## run 1
// cordic_magphase
module cordic_magphase #(
    parameter integer INPUT_WIDTH      = 16,
    parameter integer INT_WIDTH        = 32,
    parameter integer ITERATIONS       = 32,
    parameter integer GAIN_FRAC_BITS   = 28,
    parameter integer OUTPUT_FRAC_BITS = 14
) (
    input  wire                          clk,
    input  wire                          rst_n,
    input  wire                          start,
    input  wire signed [INPUT_WIDTH-1:0] x_in,
    input  wire signed [INPUT_WIDTH-1:0] y_in,
    output reg                           busy,
    output reg                           done,
    output reg  signed [INT_WIDTH-1:0]   magnitude,
    output reg  signed [INT_WIDTH-1:0]   phase
);
export LEC_CHECK = 0
export CAP_MARGIN = 20
export CELL_PAD_IN_SITES_DETAIL_PLACEMENT = 1
export CELL_PAD_IN_SITES_GLOBAL_PLACEMENT = 3
export CORE_ASPECT_RATIO = 0.85
export CORE_MARGIN = 10
export CORE_UTILIZATION = 19
export CTS_CLUSTER_DIAMETER = 170
export SLEW_MARGIN = 20
create_clock -name core_clock -period 6.44 [get_ports {clk}]
run.sh (not shown) runs the stock make flow with config.mk's settings and CLKGATE_MAP_FILE=.
Run 1 -> stages 100% | layout checks FAIL | negative setup slack
Input changes introduced in run 2 (baseline for comparison: run 1):
==> flow/config.mk <==
export PLATFORM = sky130hd
export DESIGN_NAME = cordic_magphase
export DESIGN_NICKNAME = cordic_magphase
export VERILOG_FILES = /design/flow/design.v
export SDC_FILE = /design/flow/constraint.sdc
export NUM_CORES = 4
export LEC_CHECK = 0
export ABC_AREA = 1
export CAP_MARGIN = 20
export CELL_PAD_IN_SITES_DETAIL_PLACEMENT = 0
export CELL_PAD_IN_SITES_GLOBAL_PLACEMENT = 2
export CORE_ASPECT_RATIO = 1.42
export CORE_MARGIN = 10
export CORE_UTILIZATION = 39
export CTS_CLUSTER_DIAMETER = 304
export CTS_CLUSTER_SIZE = 98
export GPL_ROUTABILITY_DRIVEN = 0
export GPL_TIMING_DRIVEN = 0
export HOLD_SLACK_MARGIN = 0.25
export PLACE_DENSITY = 0.38
export SETUP_SLACK_MARGIN = -0.64
export SLEW_MARGIN = 20
export TNS_END_PERCENT = 15
### Flow results
What the final checks of run 2 revealed, after a flow that finished every stage, was a layout that fails on negative setup slack.
Run 2 vs. run 1: area growth from synthesis to layout shrank by 33 points; number of stages on the worst setup path went down about 20%; global-route wire length before repair moved down; met2 wirelength from detailed routing higher; total core area lost about 47%.
The inputs of run 3 differ from those of run 2 as listed below.
==> flow/config.mk <==
export PLATFORM = sky130hd
export DESIGN_NAME = cordic_magphase
export DESIGN_NICKNAME = cordic_magphase
export VERILOG_FILES = /design/flow/design.v
export SDC_FILE = /design/flow/constraint.sdc
export NUM_CORES = 4
export LEC_CHECK = 0
export CAP_MARGIN = 20
export CORE_MARGIN = 2
export CORE_UTILIZATION = 51
export CTS_CLUSTER_SIZE = 100
export SLEW_MARGIN = 20
==> flow/constraint.sdc <==
create_clock -name core_clock -period 18.8 [get_ports {clk}]
set_input_delay 3.7600 -clock core_clock [delete_from_list [all_inputs] [get_ports {clk}]]
set_output_delay 3.7600 -clock core_clock [all_outputs]
set_load 0.01 [all_outputs]
--- outcome ---
Post-CTS setup-driven buffer insertion count came out lower on run 3 than on run 2.
Run 3: all stages complete, timing, DRC and antenna checks passed
Looking at proportion of synthesized area in mux cells across run 2 and run 3, the one that comes out lower is run 2.
[compare] base=run 2 new=run 3: final worst hold slack up 0.12 ns, worst setup slack up 9.16 ns, total detailed-routing wirelength down 28%.
Global-route usage in run 3 vs run 2: up 4.8 points
Of the two candidates, run 2 has the better fmax and run 3 the worse one.
Row sum of met2 wire segment lengths after detailed routing: run 3 lower / run 2 higher
Between run 3 and run 2, it is run 3 whose synthesized cell count is lower, by 1510.
Changes in run 4 relative to run 3:
-- flow/config.mk --
<<< run 3, line 10
export CORE_UTILIZATION = 51
export CTS_CLUSTER_SIZE = 100
>>> run 4, line 10
export CORE_UTILIZATION = 40
==> flow/constraint.sdc <==
create_clock -name core_clock -period 10.7 [get_ports {clk}]
set_input_delay 2.1400 -clock core_clock [delete_from_list [all_inputs] [get_ports {clk}]]
set_output_delay 2.1400 -clock core_clock [all_outputs]
set_load 0.01 [all_outputs]
==> comparison <==
Compared with run 3, in run 4 first-pass GRT wire length shrank by about 4.5%, register area level, total number of tap cells picked up an extra 204, number of logic stages on the critical path including buffering dropped 5, final cell area excluding filler cells went up. From run 3 to run 4 the numbers moved as follows: post-route clock period utilization shows an increase of 29 points. Delta (run 4 minus run 3): wire length per cell has decreased, number of standard cells in the layout, taps in and fillers out has increased. Pin count of the biggest net entering global routing, run 4 vs run 3: down by more than 10%.
Here is what was changed in the inputs of run 5 compared with run 4.
-- flow/config.mk --
<<< run 4, line 9
>>> run 5, line 9
export CELL_PAD_IN_SITES_GLOBAL_PLACEMENT = 3
<<< run 4, line 11
>>> run 5, line 12
export CTS_CLUSTER_SIZE = 88
export MAX_ROUTING_LAYER = met4
==> flow/constraint.sdc <==
create_clock -name core_clock -period 20.0 [get_ports {clk}]
set_input_delay 4.0000 -clock core_clock [delete_from_list [all_inputs] [get_ports {clk}]]
set_output_delay 4.0000 -clock core_clock [all_outputs]
set_load 0.01 [all_outputs]
Final worst hold slack essentially unchanged between run 5 and run 4.
Run 5 vs. run 4: buffering overhead held, area of all placed cells without fillers held.
The setup slack number comes out higher for run 5 vs run 4.
Run 5 — global-route track usage on met1 2.9 points higher, run 4 as reference
On per-cell routed wire length: run 5 sits above run 4.
Taking run 4 over run 5, the length in cells of the worst reg-to-reg path ratio works out to 0.821.
Relative to run 5, the following input files were edited for run 6:
-- flow/config.mk --
<<< run 5, line 8
>>> run 6, line 8
export ABC_AREA = 0
<<< run 5, line 9
export CELL_PAD_IN_SITES_GLOBAL_PLACEMENT = 3
>>> run 6, line 10
export CELL_PAD_IN_SITES_GLOBAL_PLACEMENT = 1
<<< run 5, line 11
export CORE_UTILIZATION = 40
export CTS_CLUSTER_SIZE = 88
export MAX_ROUTING_LAYER = met4
>>> run 6, line 12
export CORE_UTILIZATION = 64
export CTS_CLUSTER_DIAMETER = 361
export CTS_CLUSTER_SIZE = 100
export GPL_ROUTABILITY_DRIVEN = 0
export PLACE_DENSITY_LB_ADDON = 0.29
<<< run 5, line 15
>>> run 6, line 18
export TNS_END_PERCENT = 20
Run 6: PASS, flow complete, no timing, DRC or antenna violations
Relative to run 5, total wirelength of the detailed-routed design has gone down in run 6.
Run 6 against run 5: design area saw a decrease, final period utilization saw an increase, pre-CTS worst setup slack saw a decrease.
Relative to run 5, core utilization has increased by 25 points in run 6.
Looking at number of tap cells inserted, run 6 sits 37% below run 5.
Summary — final period demand of the worst path, run 6 relative to run 5: higher, by 0.40 ns.
[compare] base=run 5 new=run 6: count of clock-buffer cells in the layout shrank by 1; met2 track utilization from global routing grew by 16 points; non-clock buffer count shrank by 12.
